Setup of v25:
==> flow/design.v <==
module counter_1000(clk,rst,clkout,statechange);
input clk,rst;
output clkout;
output [1:0] statechange;
reg clkout;
reg [9:0] flag1;
reg [1:0] statechange;
always @(posedge clk) 
begin   
    if(rst)
        begin
            flag1<=0;
            clkout<=1'b1;
        end
	else if(flag1<500) 
		begin
			flag1<=flag1+1;
			clkout<=1'b1;
		end 
	else if(flag1<1000)
		begin
			flag1<=flag1+1;
			clkout<=1'b0;
        end
    else if(flag1==1000)
        begin
            flag1<=0;
            clkout<=1'b1;
		end
end
always @(posedge clk)
begin 
    if(rst)
        statechange <= 0;
    else if(flag1==1000)
    begin
        if(statechange<3)
            statechange <= statechange + 1;
        else
            statechange <= 0;
    end
end
endmodule
module TrigSignal(clk_1m,rst,trig);
input clk_1m,rst;
output trig;
reg trig;
reg [16:0]flag1;
always @(posedge clk_1m) 
begin   
    if(rst)
        begin
            flag1<=0;
            trig<=1'b0;
        end
	else if(flag1<15) 
		begin
			flag1<=flag1+1;
			trig<=1'b1;
		end 
	else if(flag1<100000)
		begin
			flag1<=flag1+1;
			trig<=1'b0;
        end
    else if(flag1==100000)
        begin
            flag1<=0;
            trig<=1'b0;
		end
end
endmodule 
module PosCounter(clk_1m,rst,echo,dis_count);
input clk_1m,rst,echo;
output [19:0] dis_count;
reg [19:0] dis_count;
reg [19:0] count;
reg [19:0] countfinal;
always@(posedge clk_1m)
begin 
    if(rst)
    begin
        dis_count <= 0;
        count <= 0;
        countfinal <= 0;
    end
    else if(echo == 1'b1)
    begin
        count <= count+1;
        countfinal <= count;
    end
    else 
    begin
        dis_count <= countfinal *120 >> 6;
        count <= 0;
    end
end 
endmodule  
module Showdigit(in,LED_activating_counter,out1,out2);
input [19:0] in;
input [1:0] LED_activating_counter;
output reg [6:0] out1;
output reg [3:0] out2;
reg [3:0] outnumber;
always @(*)
begin
    case(LED_activating_counter)
    2'b00: 
    begin
        out2 = 4'b0111; 
        outnumber = (in / 10000)%10; 
    end
    2'b01: 
    begin
        out2 = 4'b1011; 
        outnumber = (in / 1000)%10; 
    end
    2'b10: 
    begin
        out2 = 4'b1101; 
        outnumber = ((in / 100)%10); 
    end
    2'b11: 
    begin
        out2 = 4'b1110; 
        outnumber = ((in / 10)%10); 
    end
    default: begin out2 = 4'b1111; outnumber = 4'b0000; end
    endcase
end
always@(*)
begin
    case(outnumber)
    4'b0000: out1 = 7'b0000001;  
    4'b0001: out1 = 7'b1001111;  
    4'b0010: out1 = 7'b0010010;  
    4'b0011: out1 = 7'b0000110;  
    4'b0100: out1 = 7'b1001100;  
    4'b0101: out1 = 7'b0100100;  
    4'b0110: out1 = 7'b0100000;  
    4'b0111: out1 = 7'b0001111;  
    4'b1000: out1 = 7'b0000000;  
    4'b1001: out1 = 7'b0000100;  
    default: out1 = 7'b0000001;  
    endcase
end
endmodule  
module Top(clk, rst, Trig, Echo, distance, sel);
input clk, rst, Echo;
output Trig;
output [6:0] distance;
output [3:0] sel;
wire [19:0] dis;
wire [1:0] state;
wire clk_1k;
counter_1000 u3(.clk(clk), .rst(rst), .clkout(clk_1k), .statechange(state));
TrigSignal u1(.clk_1m(clk), .rst(rst), .trig(Trig));
PosCounter u2(.clk_1m(clk), .rst(rst), .echo(Echo), .dis_count(dis));
Showdigit u4(.in(dis),.LED_activating_counter(state),.out1(distance[6:0]),.out2(sel[3:0]));
endmodule  
==> flow/config.mk <==
export PLATFORM = sky130hd
export DESIGN_NAME = Top
export DESIGN_NICKNAME = Top
export VERILOG_FILES = /design/flow/design.v
export SDC_FILE = /design/flow/constraint.sdc
export NUM_CORES = 4
export LEC_CHECK = 0
export CAP_MARGIN = 20
export CORE_ASPECT_RATIO = 1.74
export CORE_MARGIN = 9
export CORE_UTILIZATION = 72
export CTS_CLUSTER_DIAMETER = 382
export CTS_CLUSTER_SIZE = 98
export PLACE_DENSITY = 0.36
export SLEW_MARGIN = 20
export TNS_END_PERCENT = 15
==> flow/constraint.sdc <==
create_clock -name core_clock -period 1000.0 [get_ports {clk}]
set_input_delay 200.0000 -clock core_clock [delete_from_list [all_inputs] [get_ports {clk}]]
set_output_delay 200.0000 -clock core_clock [all_outputs]
set_load 0.01 [all_outputs]
run.sh (not shown) runs the stock make flow with config.mk's settings and CLKGATE_MAP_FILE=.
## Diff of input files: v47 against v25
Settings: TNS_END_PERCENT: 15 -> unset; CORE_UTILIZATION: 72 -> 40; PLACE_DENSITY: 0.36 -> unset.
Notes after the runs:
- v47: flow completed, timing, DRC and antenna clean
- On fraction of area in clock buffers and inverters, v47 and v25 are basically level.
- Going from v25 to v47, count of clock-buffer cells in the layout lower, critical path depth roughly the same, wire length after detailed routing lower, design area higher.
Modified inputs, v5 compared to v47
Settings: a change of CTS_CLUSTER_SIZE from 98 to 95; an added PLACE_DENSITY of 0.36; a change of CORE_UTILIZATION from 40 to 72; an added TNS_END_PERCENT of 15.
--- outcome ---
- Compared with v47, v5 improves worst hold margin.
- Worst slack after detailed placement on v5 is down relative to v47.
- As far as critical path depth is concerned, v47 and v5 perform about the same.
Changes in v17 relative to v5:
Settings: setting SETUP_SLACK_MARGIN to -2.0 for the first time; removing CTS_CLUSTER_DIAMETER (formerly 382); changing CORE_UTILIZATION from 72 to 40; removing CORE_ASPECT_RATIO (formerly 1.74); changing CORE_MARGIN from 9 to 2; changing PLACE_DENSITY from 0.36 to 0.6; removing CTS_CLUSTER_SIZE (formerly 95); removing TNS_END_PERCENT (formerly 15); changing the clock period (ns, I/O delays scaled along) from 1000.0 to 293.0.
- Looking at area of the chip across both flows, v17 is the weaker of the two, with v5 ahead.
- Of v5 and v17, the run reporting the higher maximum fanout encountered on the critical timing path was v17.
- | placer's final routability congestion estimate | lower: v17 |
- The met1 capacity usage during global routing of v17 falls short of that of v5 by 2.9 points.
For v56, these inputs were changed with respect to v17:
Settings: PLACE_DENSITY_LB_ADDON now 0.17, previously not set; CORE_UTILIZATION now 71, was 40; ABC_AREA now 1, previously not set; SETUP_SLACK_MARGIN no longer set, was -2.0; PLACE_DENSITY no longer set, was 0.6; the clock period (ns, I/O delays scaled along) now 166.0, was 293.0.
[summary]
- In the tables for v17 and v56, layout filler cell count reads lower with v56.
- Of v17 and v56, v17 shows the higher data required time of the worst path, with v56 below it.
- v17 reports its dominant non-sequential cell family after synthesis as AND-OR/OR-AND gates while v56 reports simple AND/OR/NAND/NOR gates.
- What v17 reported for total number of multi-input combinational cells has to be multiplied by 1.14 to get the figure for v56.
- v56 vs. v17: global-route met1 utilization climbed 11 points; clock-buffer cell count rose by 2; final standard cell utilization of the core up 31 points.
- [compare] base=v17 new=v56: share of synthesized cell area in and-or and or-and compound cells down 21 points, critical path depth up 74.
- Number of vias in the routed layout grows by a little under 10% when moving from v17 to v56.
- Comparing v56 with v17, the DRC violation count after routing came out essentially unchanged.
The inputs of v44 differ from those of v56 as listed below.
Settings: setting PLACE_DENSITY to 0.6 for the first time; changing CORE_UTILIZATION from 71 to 68; removing PLACE_DENSITY_LB_ADDON (formerly 0.17); setting CTS_CLUSTER_DIAMETER to 374 for the first time; setting CTS_CLUSTER_SIZE to 40 for the first time; changing the clock period (ns, I/O delays scaled along) from 166.0 to 903.0.
==> comparison <==
- Sort v56 and v44 by wire length asc -> top: v56
- v56 -> v44: proportion of synthesized area in mux cells delta 0, exact match
- Taking v56 as the reference, in v44 required time reported for the critical path endpoint went up 589.60 ns; non-clock buffer count decreased by 3 relative to the old numbers; number of tap instances saw an increase.
